// mult
module mult(	input clock, reset, nuke, 
		input [63:0] mcand, mplier,
		input start,
		output [63:0] product,
		output done
	   );
Settings: LEC_CHECK=0, ABC_AREA=1, CAP_MARGIN=20, CORE_ASPECT_RATIO=0.5, CORE_MARGIN=2, CORE_UTILIZATION=72, CTS_CLUSTER_DIAMETER=397, CTS_CLUSTER_SIZE=100, PLACE_DENSITY=0.38, SLEW_MARGIN=20; clock period 4.39 ns.
run.sh (not shown) runs the stock make flow with config.mk's settings and CLKGATE_MAP_FILE=.
The first run did not get past global routing.
==> next run, changes <==
==> flow/config.mk (replaced) <==
export PLATFORM = sky130hd
export DESIGN_NAME = mult
export DESIGN_NICKNAME = mult
export VERILOG_FILES = /design/flow/design.v
export SDC_FILE = /design/flow/constraint.sdc
export NUM_CORES = 4
export LEC_CHECK = 0
export CAP_MARGIN = 30
export CORE_MARGIN = 2
export CORE_UTILIZATION = 40
export SETUP_SLACK_MARGIN = 0.36
export SLEW_MARGIN = 20
==> flow/constraint.sdc (replaced) <==
create_clock -name core_clock -period 7.0 [get_ports {clock}]
set_input_delay 1.4000 -clock core_clock [delete_from_list [all_inputs] [get_ports {clock}]]
set_output_delay 1.4000 -clock core_clock [all_outputs]
set_load 0.01 [all_outputs]
=> With this change the flow ran to the end with no violations. Synthesized cell count falls by 39%. Area after synthesis falls by 15%. Die area rises by 52%.
==> next run, changes <==
--- a/flow/config.mk
+++ b/flow/config.mk
@@ -7,0 +8 @@
+export ABC_AREA = 0
@@ -9 +10 @@
-export CORE_MARGIN = 2
+export CORE_MARGIN = 3
@@ -11,2 +12,4 @@
-export SETUP_SLACK_MARGIN = 0.36
-export SLEW_MARGIN = 20
+export MIN_ROUTING_LAYER = met1
+export SETUP_SLACK_MARGIN = 1.28
+export SLEW_MARGIN = 30
+export TNS_END_PERCENT = 90
==> flow/constraint.sdc (replaced) <==
create_clock -name core_clock -period 5.2 [get_ports {clock}]
set_input_delay 1.0400 -clock core_clock [delete_from_list [all_inputs] [get_ports {clock}]]
set_output_delay 1.0400 -clock core_clock [all_outputs]
set_load 0.01 [all_outputs]
Result: With this change the flow finished but failed the layout checks on negative setup slack; setup slack is worse by 0.85 ns; via count came out higher by 5.5%; die area climbs by 0.82%; global-route usage rises by 1.7 points; synthesized cell count stays the same; cell area rises by 11%; sequential share of layout area fell by 2.1 points; final cell count went up by 7.3%; clock power climbs by 33%; sequential cell count is unchanged; wire length goes up by 12%.
==> next run, changes <==
==> flow/config.mk (replaced) <==
export PLATFORM = sky130hd
export DESIGN_NAME = mult
export DESIGN_NICKNAME = mult
export VERILOG_FILES = /design/flow/design.v
export SDC_FILE = /design/flow/constraint.sdc
export NUM_CORES = 4
export LEC_CHECK = 0
export CAP_MARGIN = 20
export CORE_MARGIN = 2
export CORE_UTILIZATION = 70
export SLEW_MARGIN = 20
==> flow/constraint.sdc (replaced) <==
create_clock -name core_clock -period 5.75 [get_ports {clock}]
set_input_delay 1.1500 -clock core_clock [delete_from_list [all_inputs] [get_ports {clock}]]
set_output_delay 1.1500 -clock core_clock [all_outputs]
set_load 0.01 [all_outputs]
The changed run finished with timing, DRC and antenna clean.
Critical path depth falls by 3.
Worst hold slack degrades by 0.040 ns.
Final cell count falls by 14%.
Via count falls by 0.87%.
Design area falls by 8.8%.
==> next run, changes <==
--- a/flow/config.mk
+++ b/flow/config.mk
@@ -10 +10 @@
-export CORE_UTILIZATION = 70
+export CORE_UTILIZATION = 40
==> flow/constraint.sdc (replaced) <==
create_clock -name core_clock -period 7.0 [get_ports {clock}]
set_input_delay 1.4000 -clock core_clock [delete_from_list [all_inputs] [get_ports {clock}]]
set_output_delay 1.4000 -clock core_clock [all_outputs]
set_load 0.01 [all_outputs]
What happened: Cell count went up by 8.6%. Area after synthesis stays the same. First-iteration DRC count went down by 32%. Design area went down by about 1.3%. Wire length went down by about 0.5%. Setup slack gets better by 0.33 ns.
==> next run, changes <==
--- a/flow/config.mk
+++ b/flow/config.mk
@@ -10 +10,3 @@
-export CORE_UTILIZATION = 40
+export CORE_UTILIZATION = 72
+export CTS_CLUSTER_SIZE = 15
+export PLACE_DENSITY_LB_ADDON = 0.01
==> flow/constraint.sdc (replaced) <==
create_clock -name core_clock -period 5.49 [get_ports {clock}]
set_input_delay 1.0980 -clock core_clock [delete_from_list [all_inputs] [get_ports {clock}]]
set_output_delay 1.0980 -clock core_clock [all_outputs]
set_load 0.01 [all_outputs]
Outcome: Now the flow ran to the end with violations: negative setup slack; via count climbs by 7.7%; hold slack got worse by 0.016 ns; count of clock-buffer cells in the layout fell by 18; synthesized area is unchanged; first-iteration DRC count rises by 56%.

* * *

Setup of north:
mult again, from the RTL that the note above started with.
clock: 3.92 ns
lec_check: 0
abc_area: 1
cap_margin: 20
core_margin: 2
core_utilization: 72
cts_cluster_diameter: 389
cts_cluster_size: 99
setup_slack_margin: 0.93
slew_margin: 20
tns_end_percent: 5
global routing: north exited with error
The following lists how middle was set up differently from north:
Settings: a deleted SETUP_SLACK_MARGIN that had been 0.93; a change of CORE_UTILIZATION from 72 to 60; a deleted ABC_AREA that had been 1; a change of CTS_CLUSTER_SIZE from 99 to 100; a deleted TNS_END_PERCENT that had been 5; a deleted CTS_CLUSTER_DIAMETER that had been 389; a change of the clock period (ns, I/O delays scaled along) from 3.92 to 3.58.
Results
The flow completed for middle, but it is not clean: the layout still shows antenna violations, negative setup slack. north did not finish; a tool error ended it in global routing. Summary — cell resize tally after clock tree synthesis, middle relative to north: higher, by about 9%. Relative to north, the area inside the core boundary of middle is higher by 2300 sq um. Re area figure in the yosys stat output: north was higher than middle.

* * *

Starting RTL as in the previous note.
// mult
module mult(	input clock, reset, nuke, 
		input [63:0] mcand, mplier,
		input start,
		output [63:0] product,
		output done
	   );
make LEC_CHECK=0 ABC_AREA=0 CAP_MARGIN=35 CORE_ASPECT_RATIO=1.63 CORE_MARGIN=2 CORE_UTILIZATION=62 CTS_CLUSTER_SIZE=16 GPL_TIMING_DRIVEN=1 SLEW_MARGIN=20 finish   # period 4.87 ns
The first run finished but fails on negative setup slack.
Next try:
Settings changed: ABC_AREA 0 to 1, CORE_ASPECT_RATIO 1.63 to 0.91, CORE_UTILIZATION 62 to 72, CTS_CLUSTER_DIAMETER set to 364, HOLD_SLACK_MARGIN set to 0.29, PLACE_DENSITY set to 0.77.
Clock period 4.87 ns to 3.84 ns, I/O delays scaled along.
Result: The changed run aborted during 5_1_grt; synthesized area rises by about 18%; synthesized cell count climbs by about 64%; die area grows by about 1.6%.

* * *

== job 6500 ==
mult again, from the RTL that the note above started with.
export LEC_CHECK = 0
export ABC_AREA = 1
export CAP_MARGIN = 20
export CORE_MARGIN = 2
export CORE_UTILIZATION = 72
export CTS_CLUSTER_DIAMETER = 230
export CTS_CLUSTER_SIZE = 22
export HOLD_SLACK_MARGIN = 0.3
export PLACE_DENSITY_LB_ADDON = 0.03
export SETUP_SLACK_MARGIN = 1.11
export SLEW_MARGIN = 20
create_clock -name core_clock -period 3.72 [get_ports {clock}]
Job 6500: it failed with a tool error in global routing (5_1_grt), so there are no final results.
Setup changes, job 6500 to job 405
Settings: CTS_CLUSTER_SIZE no longer set, was 22; CORE_UTILIZATION now 17, was 72; HOLD_SLACK_MARGIN no longer set, was 0.3; ABC_AREA no longer set, was 1; CTS_CLUSTER_DIAMETER no longer set, was 230; PLACE_DENSITY_LB_ADDON no longer set, was 0.03; SETUP_SLACK_MARGIN no longer set, was 1.11; the clock period (ns, I/O delays scaled along) now 6.66, was 3.72.
[summary]
Having completed the whole flow, job 405 delivered a layout that passed the timing, DRC and antenna checks.
Job 6500 fits on a die that is smaller than the die of job 405.
Lower number of cells upsized or downsized after cts goes to job 405 over job 6500.
Delta(synthesized net count, job 405 - job 6500) < 0
Job 405 against job 6500; chip area from the yosys synthesis statistics is down by more than 10%.
Job 405 vs job 6500: synthesized cell count down by more than a quarter
Die outline width: job 405 higher than job 6500
> inputs changed (job 405 -> job 4413)
Settings: GPL_ROUTABILITY_DRIVEN newly set to 0; ABC_AREA newly set to 1; CORE_UTILIZATION changed from 17 to 40; HOLD_SLACK_MARGIN newly set to 0.07; TNS_END_PERCENT newly set to 95; PLACE_DENSITY newly set to 0.79; CTS_CLUSTER_SIZE newly set to 42; the clock period (ns, I/O delays scaled along) changed from 6.66 to 9.21.
### Flow results
Across both runs, fraction of the cycle the final worst path needs was lower for job 4413 than for job 405. Area of all placed cells without fillers grows by a little under 10% when moving from job 405 to job 4413. Diff job 405 -> job 4413 | total power density per cell area | down by more than 10%. Comparing maximum number of pins on one net before global-route repair for job 4413 and job 405, the bigger number came from job 4413. sky130_fd_sc_hd__buf_2 as the critical-path cell with the highest stage delay was reported by job 4413, and sky130_fd_sc_hd__fa_1 by job 405.
Relative to job 4413, the following input files were edited for job 8618:
Settings: ABC_AREA no longer set, was 1; CTS_CLUSTER_SIZE now 69, was 42; GPL_ROUTABILITY_DRIVEN no longer set, was 0; HOLD_SLACK_MARGIN no longer set, was 0.07; TNS_END_PERCENT no longer set, was 95; the clock period (ns, I/O delays scaled along) now 7.0, was 9.21.
## What came out
Between job 4413 and job 8618, the flow reports total placed cells including tap cells decreasing by more than a quarter. Job 4413 has a higher critical path data required time than job 8618. Re post-detailed-route count of antenna-violating nets: no difference whatsoever between job 4413 and job 8618. For job 4413, the cell with the largest stage delay on the worst path was sky130_fd_sc_hd__buf_2, unlike job 8618, where it was sky130_fd_sc_hd__fa_1. Comparing job 8618 and job 4413, the lower final design instance area without fill is on job 8618. In the metrics for job 8618 and job 4413, the one carrying the higher non-clock buffer area fraction after layout is job 8618. Summary of job 8618 over job 4413: placement row count went down 7.8%, power per unit of standard cell area picked up an extra 83 nW/µm², clock power climbed about 26%, global-route wire length before repair saw a decrease, total cells reported by yosys after synthesis -39%.

* * *

Setup of alpha:
The RTL this note starts from:
==> flow/design.v <==
`timescale 1ns/100ps
module mult_stage( input clock, reset, start, nuke, 
		   input [63:0] product_in, mplier_in, mcand_in,
		   output logic done,
		   output logic [63:0] product_out, mplier_out, mcand_out
		  );
	logic [63:0] prod_in_reg, partial_prod_reg;
	logic [63:0] partial_product, next_mplier, next_mcand;
	assign product_out = prod_in_reg + partial_prod_reg;
	assign partial_product = mplier_in[7:0] * mcand_in;
	assign next_mplier = {8'b0,mplier_in[63:8]};
	assign next_mcand = {mcand_in[55:0],8'b0};
	always_ff @(posedge clock) begin
		prod_in_reg      <= product_in;
		partial_prod_reg <= partial_product;
		mplier_out       <= next_mplier;
		mcand_out        <= next_mcand;
	end
	always_ff @(posedge clock) begin
		if(reset)
			done <= 1'b0;
		else if(nuke)
			done <= 1'b0;
		else
			done <= start;
	end
endmodule
`timescale 1ns/100ps
module mult(	input clock, reset, nuke, 
		input [63:0] mcand, mplier,
		input start,
		output [63:0] product,
		output done
	   );
  	logic [63:0] mcand_out, mplier_out;
  	logic [(7*64)-1:0] internal_products, internal_mcands, internal_mpliers;
  	logic [6:0] internal_dones;
	mult_stage mstage [7:0]  (
		.clock(clock),
		.reset(reset),
		.nuke(nuke), 
		.product_in({internal_products,64'h0}),
		.mplier_in({internal_mpliers,mplier}),
		.mcand_in({internal_mcands,mcand}),
		.start({internal_dones,start}),
		.product_out({product,internal_products}),
		.mplier_out({mplier_out,internal_mpliers}),
		.mcand_out({mcand_out,internal_mcands}),
		.done({done,internal_dones})
	);
endmodule
make LEC_CHECK=0 ABC_AREA=1 CAP_MARGIN=20 CORE_ASPECT_RATIO=1.25 CORE_MARGIN=2 CORE_UTILIZATION=72 CTS_CLUSTER_DIAMETER=389 CTS_CLUSTER_SIZE=99 SETUP_SLACK_MARGIN=-0.27 SLEW_MARGIN=20 TNS_END_PERCENT=5 finish   # period 3.92 ns
alpha: GRT-0116 in global routing (5_1_grt) -> run aborted
For beta, these inputs were changed with respect to alpha:
diff --git a/flow/config.mk b/flow/config.mk
--- a/flow/config.mk
+++ b/flow/config.mk
@@ -8 +7,0 @@
-export ABC_AREA = 1
@@ -10 +8,0 @@
-export CORE_ASPECT_RATIO = 1.25
@@ -13,3 +11,2 @@
-export CTS_CLUSTER_DIAMETER = 389
-export CTS_CLUSTER_SIZE = 99
-export SETUP_SLACK_MARGIN = -0.27
+export PLACE_DENSITY_LB_ADDON = 0.01
+export SETUP_SLACK_MARGIN = 1.62
@@ -17 +13,0 @@
-export TNS_END_PERCENT = 5
==> flow/constraint.sdc <==
create_clock -name core_clock -period 5.59 [get_ports {clock}]
set_input_delay 1.1180 -clock core_clock [delete_from_list [all_inputs] [get_ports {clock}]]
set_output_delay 1.1180 -clock core_clock [all_outputs]
set_load 0.01 [all_outputs]
### Flow results
Part of the Yosys area used for sequential elements (lower): alpha
Of alpha and beta, only alpha never reached the final stage.
Complete run, failing final checks: beta, reason setup timing.
alpha is listed as incomplete: the tool reported an error in global routing (5_1_grt) and the run ended there.
Looking at core area, beta sits below alpha.
Compared beta against alpha; multiplexer area fraction after synthesis within noise.
beta: post-placement worst setup slack is 0.0092 ns higher than what alpha reported.
Diff alpha -> beta | synthesized area | down by more than 10%
Of alpha and beta, the higher die area belongs to alpha.
Setup changes, beta to gamma
diff --git a/flow/config.mk b/flow/config.mk
--- a/flow/config.mk
+++ b/flow/config.mk
@@ -7,0 +8 @@
+export ABC_AREA = 1
@@ -8,0 +10 @@
+export CORE_ASPECT_RATIO = 0.5
@@ -11,2 +13,2 @@
-export PLACE_DENSITY_LB_ADDON = 0.01
-export SETUP_SLACK_MARGIN = 1.62
+export CTS_CLUSTER_DIAMETER = 397
+export CTS_CLUSTER_SIZE = 100
@@ -13,0 +16 @@
+export TNS_END_PERCENT = 5
==> flow/constraint.sdc <==
create_clock -name core_clock -period 4.39 [get_ports {clock}]
set_input_delay 0.8780 -clock core_clock [delete_from_list [all_inputs] [get_ports {clock}]]
set_output_delay 0.8780 -clock core_clock [all_outputs]
set_load 0.01 [all_outputs]
## What came out
- Per the comparison of gamma with beta, average footprint of a synthesized cell down 28%, routability congestion estimate up 14%, post-placement setup slack up 0.27 ns, post-synthesis cell count up 64%.
- Chip area ends up lower on beta.
- Compared with beta, in gamma synthesized area rose by 0.017 mm2; synthesis area per yosys rose by 18%.
- FAIL gamma @ global routing (5_1_grt): tool exited with error
### gamma -> delta
diff --git a/flow/config.mk b/flow/config.mk
--- a/flow/config.mk
+++ b/flow/config.mk
@@ -10 +9,0 @@
-export CORE_ASPECT_RATIO = 0.5
@@ -13,2 +12,4 @@
-export CTS_CLUSTER_DIAMETER = 397
-export CTS_CLUSTER_SIZE = 100
+export CTS_CLUSTER_DIAMETER = 230
+export CTS_CLUSTER_SIZE = 22
+export PLACE_DENSITY_LB_ADDON = 0.03
+export SETUP_SLACK_MARGIN = 0.93
@@ -16 +16,0 @@
-export TNS_END_PERCENT = 5
==> flow/constraint.sdc <==
create_clock -name core_clock -period 3.72 [get_ports {clock}]
set_input_delay 0.7440 -clock core_clock [delete_from_list [all_inputs] [get_ports {clock}]]
set_output_delay 0.7440 -clock core_clock [all_outputs]
set_load 0.01 [all_outputs]
Notes after the runs:
- delta: GRT-0116 in global routing (5_1_grt) -> run aborted
- Looking only at final HPWL from detailed placement, and setting everything else aside, the lower value of delta and gamma goes to gamma.
- Final RePlAce weighted congestion (delta over gamma): increase, 3.8%
- Diff gamma -> delta: die size roughly the same; die span in x lower; synthesized cell count roughly the same.
- Instance area at placement of delta exceeds that of gamma by a few percent.
- Between gamma and delta, the flow reports total instance count after detailed placement increasing slightly.

* * *

RTL: the design.v shown in full above, as it stands there.
==> flow/config.mk <==
export PLATFORM = sky130hd
export DESIGN_NAME = mult
export DESIGN_NICKNAME = mult
export VERILOG_FILES = /design/flow/design.v
export SDC_FILE = /design/flow/constraint.sdc
export NUM_CORES = 4
export LEC_CHECK = 0
export ABC_AREA = 1
export CAP_MARGIN = 35
export CORE_ASPECT_RATIO = 0.91
export CORE_MARGIN = 2
export CORE_UTILIZATION = 72
export CTS_CLUSTER_DIAMETER = 364
export CTS_CLUSTER_SIZE = 16
export GPL_TIMING_DRIVEN = 1
export HOLD_SLACK_MARGIN = 0.29
export PLACE_DENSITY = 0.77
export SETUP_SLACK_MARGIN = 1.27
export SLEW_MARGIN = 20
==> flow/constraint.sdc <==
create_clock -name core_clock -period 4.87 [get_ports {clock}]
set_input_delay 0.9740 -clock core_clock [delete_from_list [all_inputs] [get_ports {clock}]]
set_output_delay 0.9740 -clock core_clock [all_outputs]
set_load 0.01 [all_outputs]
The first run aborted during global routing with GRT-0232.
Then changed:
==> flow/config.mk (replaced) <==
export PLATFORM = sky130hd
export DESIGN_NAME = mult
export DESIGN_NICKNAME = mult
export VERILOG_FILES = /design/flow/design.v
export SDC_FILE = /design/flow/constraint.sdc
export NUM_CORES = 4
export LEC_CHECK = 0
export ABC_AREA = 0
export CAP_MARGIN = 35
export CORE_ASPECT_RATIO = 0.54
export CORE_MARGIN = 7
export CORE_UTILIZATION = 18
export CTS_CLUSTER_DIAMETER = 263
export CTS_CLUSTER_SIZE = 19
export GPL_ROUTABILITY_DRIVEN = 1
export GPL_TIMING_DRIVEN = 0
export MIN_ROUTING_LAYER = met2
export SETUP_SLACK_MARGIN = 0.13
export SLEW_MARGIN = 20
export TNS_END_PERCENT = 80
Result: The changed run completed, yet does not pass: negative setup slack; synthesized cell count shrinks by well over a third; die size grows to 3.5 times its value; area after synthesis shrinks by about a fifth.
Then changed:
==> flow/config.mk (replaced) <==
export PLATFORM = sky130hd
export DESIGN_NAME = mult
export DESIGN_NICKNAME = mult
export VERILOG_FILES = /design/flow/design.v
export SDC_FILE = /design/flow/constraint.sdc
export NUM_CORES = 4
export LEC_CHECK = 0
export CAP_MARGIN = 20
export CORE_MARGIN = 2
export CORE_UTILIZATION = 40
export SLEW_MARGIN = 20
==> flow/constraint.sdc (replaced) <==
create_clock -name core_clock -period 6.66 [get_ports {clock}]
set_input_delay 1.3320 -clock core_clock [delete_from_list [all_inputs] [get_ports {clock}]]
set_output_delay 1.3320 -clock core_clock [all_outputs]
set_load 0.01 [all_outputs]
After rerunning: This time the run completed with no timing, DRC or antenna violations; utilization went up by 23 points; wire length decreases by 34%; setup slack improves by 1300 ps; flip-flop count stays the same; non-clock buffer count went down by 303; clock skew fell by 47 ps; cell count fell by 24%; die area fell by 56%.
No activity file was given, so power comes from the tool's default toggle rates.
